==> wip/quartz: inputs <==
==> flow/design.v <==
`timescale 1ns / 1ns
    localparam int PREGS   = 128;
    localparam int PREG_W  = $clog2(PREGS);    
    localparam int ROB_DEPTH = 16;
    localparam int ROB_PTR_W = $clog2(ROB_DEPTH);
    typedef enum logic [3:0] {
        NA,
        ADD,
        SUB,
        ANDD,
        ORR,
        RSHIFT,
        SLTIU,
        LUI
    } ALUCTRL;
    typedef enum logic [3:0] {
        NOFUNC,
        ALU,
        MEM,
        BRANCH
    } FUNCU;
    typedef enum logic {
        BHW,
        WORD
    } MEMDATATYPE;
    typedef enum logic {
        STORE,
        LOAD
    } LOADSTORE;
    typedef struct packed {
        logic [31:0] instr;
        logic [31:0] pc;
    } fetch_t;
    typedef struct packed {
        logic [31:0] instr;
        logic [31:0] pc;         
        logic [6:0]  opcode;
        logic [4:0]  rs1;        
        logic        rs1Used;
        logic [4:0]  rs2;
        logic        rs2Used;
        logic [4:0]  rd;
        logic        rdUsed;
        logic [31:0] imm;
        logic        immUsed;
        logic        spec;
        logic        lsType;     
        logic        loadStore;  
        logic        branch;
        logic        jump;
        logic        speculative;
        logic [3:0]  aluop;
        logic [3:0]  funcU;
    } decode_t;
    typedef struct packed {
        logic [PREG_W-1:0] rs1;
        logic [PREG_W-1:0] rs2;
        logic [PREG_W-1:0] rd;
        logic [PREG_W-1:0] old_rd;
        logic [4:0] arch_rd;
        logic [31:0] pc;
        logic [6:0]  opcode;
        logic [31:0] imm;
        logic        imm_used;
        logic        rd_used;
        logic [3:0]  aluop;
        logic [3:0]  funcU;
        logic [1:0]  load_store_type;    
        logic        speculative;
        logic        jump;
        logic        branch;
    } rename_t;
    typedef struct packed {
        logic        valid;
        logic        ready;
        logic [PREG_W-1:0] rs1;
        logic [PREG_W-1:0] rs2;
        logic [PREG_W-1:0] rd;
        logic [PREG_W-1:0] old_rd;
        logic [ROB_PTR_W-1:0] ROB_tag;
        logic [ROB_PTR_W-1:0] ROB_tag_clone;  
        logic [31:0] pc;
        logic [6:0]  opcode;
        logic [31:0] imm;
        logic        imm_used;
        logic        rd_used;
        logic [3:0]  aluop;
        logic [3:0]  funcU;
        logic [1:0]  load_store_type;
        logic        speculative;
        logic        jump;
        logic        branch;
        logic [31:0] rs1_val;
        logic [31:0] rs2_val;
        logic        rs1_rdy;
        logic        rs2_rdy;
        logic [6:0]  rs1_tag;    
        logic [6:0]  rs2_tag;
    } rs_entry_t;
    typedef rs_entry_t dispatch_t;
    typedef struct packed {
        logic        valid;
        logic        completed;
        logic        has_dest;
        logic [4:0]        arch_rd;
        logic [PREG_W-1:0] dest_preg;
        logic [PREG_W-1:0] old_preg;
        logic        is_branch;
        logic [31:0] pc;
    } rob_entry_t;
    typedef struct packed {
        logic [PREG_W-1:0] rd_addr;
        logic [31:0] rs1_val;
        logic rs1_used;
        logic [31:0] rs2_val;
        logic rs2_used;
        logic [31:0] imm_val;
        logic imm_used;
        logic [3:0] aluop;
        logic [ROB_PTR_W-1:0] ROB_tag;
    } alu_entry_t;
    typedef struct packed {
        logic [PREG_W-1:0] rd_addr;
        logic [31:0] rd_val;
        logic completed;
        logic [ROB_PTR_W-1:0] ROB_tag;
    } alu_out_t;
    typedef struct packed {
        logic [PREG_W-1:0] rd_addr;
        logic [31:0] rs1_val;
        logic rs1_used;
        logic [31:0] rs2_val;
        logic rs2_used;
        logic [31:0] imm_val;
        logic imm_used;
        logic jump;
        logic branch;
        logic [31:0] pc;
        logic took_branch;
        logic [ROB_PTR_W-1:0] ROB_tag;
    } branch_entry_t;
    typedef struct packed {
        logic [PREG_W-1:0] rd_addr;
        logic [31:0] rd_val;
        logic [31:0] dest_addr;
        logic branch_taken;  
        logic completed;
        logic mispredict;
        logic [ROB_PTR_W-1:0] ROB_tag;
    } branch_out_t;
    typedef struct packed {
        logic [PREG_W-1:0] rd_addr;
        logic [31:0] rs1_val;
        logic rs1_used;
        logic [31:0] rs2_val;
        logic rs2_used;
        logic [31:0] imm_val;
        logic imm_used;
        logic lsType;  
        logic loadStore;  
        logic [31:0] pc;
        logic [ROB_PTR_W-1:0] ROB_tag;
    } lsu_entry_t;
    typedef struct packed {
        logic [PREG_W-1:0] rd_addr; 
        logic [31:0] rd_val;
        logic completed;
        logic [ROB_PTR_W-1:0] ROB_tag;
    } lsu_out_t;
    typedef struct packed {
        logic [PREG_W-1:0] rd_addr;      
        logic [31:0]       rd_val;       
        logic              completed;    
        logic              mispredict;   
        logic [ROB_PTR_W-1:0] ROB_tag;  
        logic              branch_taken;  
        logic [31:0]       dest_addr;     
        logic [1:0]        src_fu;        
    } wb_packet_t;
    localparam int RS_ENTRY_W     = 204;    
    localparam int FETCH_T_W      = 64;
    localparam int DECODE_T_W     = 136;
    localparam int RENAME_T_W     = 119;
    localparam int ALU_OUT_T_W    = 44;
    localparam int BRANCH_OUT_T_W = 78;
    localparam int LSU_OUT_T_W    = 44;
`timescale 1ns / 1ns
module prioritydecoder 
#(
    parameter WIDTH = 4
)(
    input logic [WIDTH-1:0] in,
    output logic [$clog2(WIDTH)-1:0] out,
    output logic valid
);
    always_comb begin
        valid = 1'b0;
        out   = '0;
        for (int i = WIDTH-1; i >= 0; i--) begin
            if (in[i] && !valid) begin
                valid = 1'b1;
                out   = i[$clog2(WIDTH)-1:0];  
            end
        end
    end
endmodule
`timescale 1ns / 1ns
 `timescale 1ns / 1ns
module reservation_station #(
    parameter int  RS_DEPTH   = 8
)(
    input  logic      clk_i,
    input  logic      rst_i,
    input  logic      recover_i,
    input  logic      disp_valid_i,
    output logic      disp_ready_o,
    input  logic [RS_ENTRY_W-1:0] disp_entry_i,    
    output logic      issue_valid_o,
    input  logic      issue_ready_i,
    output logic [RS_ENTRY_W-1:0] issue_entry_o,   
    input  logic       cdb_valid_i,
    input  logic [6:0] cdb_tag_i
);
    logic [RS_ENTRY_W-1:0] entries [RS_DEPTH];      
    rs_entry_t rd_tmp;                  
    rs_entry_t nx_tmp;                  
    logic [RS_ENTRY_W-1:0] entries_n [RS_DEPTH];
    logic [RS_DEPTH-1:0] valid_vec;
    logic [RS_DEPTH-1:0] ready_vec;
    always_comb begin
        for (int i = 0; i < RS_DEPTH; i++) begin
            rd_tmp       = entries[i];
            valid_vec[i] = rd_tmp.valid;
            ready_vec[i] = rd_tmp.rs1_rdy & rd_tmp.rs2_rdy;  
        end
    end
    logic [RS_DEPTH-1:0] free_mask; 
    assign free_mask = ~valid_vec;
    logic [$clog2(RS_DEPTH)-1:0] free_idx;
    logic have_free;
    prioritydecoder #(.WIDTH(RS_DEPTH)) u_dec_free (
        .in   (free_mask),
        .out  (free_idx),
        .valid(have_free)
    );
    assign disp_ready_o = have_free && !recover_i;
    wire do_insert = disp_valid_i && disp_ready_o;
    logic [RS_DEPTH-1:0] issue_mask;
    assign issue_mask = valid_vec & ready_vec;
    logic [$clog2(RS_DEPTH)-1:0] issue_idx;
    logic have_issue;
    prioritydecoder #(.WIDTH(RS_DEPTH)) u_dec_issue (
        .in   (issue_mask),
        .out  (issue_idx),
        .valid(have_issue)
    );
    logic                          hold_valid;      
    rs_entry_t                      hold_entry;      
    logic [$clog2(RS_DEPTH)-1:0]    hold_idx;        
    wire cand_valid = have_issue && !recover_i;      
    wire do_issue   = issue_valid_o && issue_ready_i;  
    always_ff @(posedge clk_i or posedge rst_i) begin
        if (rst_i) begin
            hold_valid <= 1'b0;                     
            hold_entry <= '0;                       
            hold_idx   <= '0;                       
        end else if (recover_i) begin
            hold_valid <= 1'b0;
            hold_entry <= '0;
            hold_idx   <= '0;
        end else begin
            if (!hold_valid && cand_valid) begin    
                hold_valid <= 1'b1;                 
                hold_entry <= entries[issue_idx];   
                hold_idx   <= issue_idx;            
            end
            if (hold_valid && issue_ready_i) begin  
                hold_valid <= 1'b0;                 
            end
        end
    end
    assign issue_valid_o = hold_valid && !recover_i;       
    assign issue_entry_o = hold_valid ? hold_entry : '0;   
    always_comb begin
        for (int i = 0; i < RS_DEPTH; i++) begin
            nx_tmp = entries[i];
            if (cdb_valid_i && nx_tmp.valid) begin
                if (!nx_tmp.rs1_rdy && (nx_tmp.rs1_tag == cdb_tag_i))
                    nx_tmp.rs1_rdy = 1'b1;
                if (!nx_tmp.rs2_rdy && (nx_tmp.rs2_tag == cdb_tag_i))
                    nx_tmp.rs2_rdy = 1'b1;
            end
            if (do_insert && (free_idx == i)) begin
                nx_tmp       = disp_entry_i;
                nx_tmp.valid = 1'b1;
            end
            if (do_issue && !(do_insert && (hold_idx == free_idx)) && (hold_idx == i)) begin
                nx_tmp.valid   = 1'b0;
                nx_tmp.rs1_rdy = 1'b0;
                nx_tmp.rs2_rdy = 1'b0;
            end
            entries_n[i] = nx_tmp;
        end
    end
    always_ff @(posedge clk_i or posedge rst_i) begin
        if (rst_i) begin
            for (int i = 0; i < RS_DEPTH; i++) begin
                entries[i] <= '0;
            end
        end else if (recover_i) begin
            for (int i = 0; i < RS_DEPTH; i++) begin
                entries[i] <= '0;
            end
        end else begin
            for (int i = 0; i < RS_DEPTH; i++) begin
                entries[i] <= entries_n[i];
            end
        end
    end
endmodule
==> flow/run.sh <==
#!/bin/bash
# the make line also repeats each setting of config.mk as NAME=value (left out here)
make -C /OpenROAD-flow-scripts/flow DESIGN_CONFIG=/design/flow/config.mk WORK_HOME=/design/flow/orfs CLKGATE_MAP_FILE= finish
==> flow/config.mk <==
export PLATFORM = sky130hd
export DESIGN_NAME = reservation_station
export DESIGN_NICKNAME = reservation_station
export VERILOG_FILES = /design/flow/design.v
export SDC_FILE = /design/flow/constraint.sdc
export NUM_CORES = 4
export LEC_CHECK = 0
export CAP_MARGIN = 20
export CORE_MARGIN = 4
export CORE_UTILIZATION = 72
export CTS_CLUSTER_SIZE = 14
export SETUP_SLACK_MARGIN = 0.33
export SLEW_MARGIN = 20
==> flow/constraint.sdc <==
create_clock -name core_clock -period 3.3 [get_ports {clk_i}]
set_input_delay 0.6600 -clock core_clock [delete_from_list [all_inputs] [get_ports {clk_i}]]
set_output_delay 0.6600 -clock core_clock [all_outputs]
set_load 0.01 [all_outputs]
==> wip/lagoon: changes against wip/quartz <==
CORE_MARGIN = 2   (was 4)
CTS_CLUSTER_SIZE = 40   (was 14)
SETUP_SLACK_MARGIN = -0.48   (was 0.33)
==> flow/constraint.sdc (replaced) <==
create_clock -name core_clock -period 7.21 [get_ports {clk_i}]
set_input_delay 1.4420 -clock core_clock [delete_from_list [all_inputs] [get_ports {clk_i}]]
set_output_delay 1.4420 -clock core_clock [all_outputs]
set_load 0.01 [all_outputs]
==> comparison table <==
                                                                                wip/lagoon               wip/quartz
HPWL after detailed placement                                                       144 mm                   151 mm
Total number of warnings across the stage logs                                         133                      100
Delay of the slowest cell on the worst path                                        1140 ps                   530 ps
Placed cell count                                                                    10877                    10956
Run status                                                         complete, no violations  complete, no violations
Wire length of the first global-routing pass                                        455 mm                   456 mm
P_clk                                                                              9900 µW                 20900 µW
Worst reg2reg path startpoint                                              entries[7][203]          entries[5][203]
Std-Cell Core Area                                                              118000 µm²               118000 µm²
Signal buffers                                                                         543                      649
Final Instance Count excl. Fillers                                                   11260                    11358
Crit path buffers/inverters                                                              2                        3
Highest net fanout along the worst path                                                116                       14
Number of iterations in the first detailed-routing pass                                  9                       10
Met2 capacity usage during global routing                                            72.5%                    71.4%
Final setup slack of the worst path                                                1880 ps                   237 ps
Number of antenna violations at the first check in global routing                       72                       74
Share of total power in sequential cells                                             48.9%                    49.6%
Period utilisation layout                                                            73.9%                    92.8%
Power figures rest on the tool's default switching activity, not on a simulated workload.
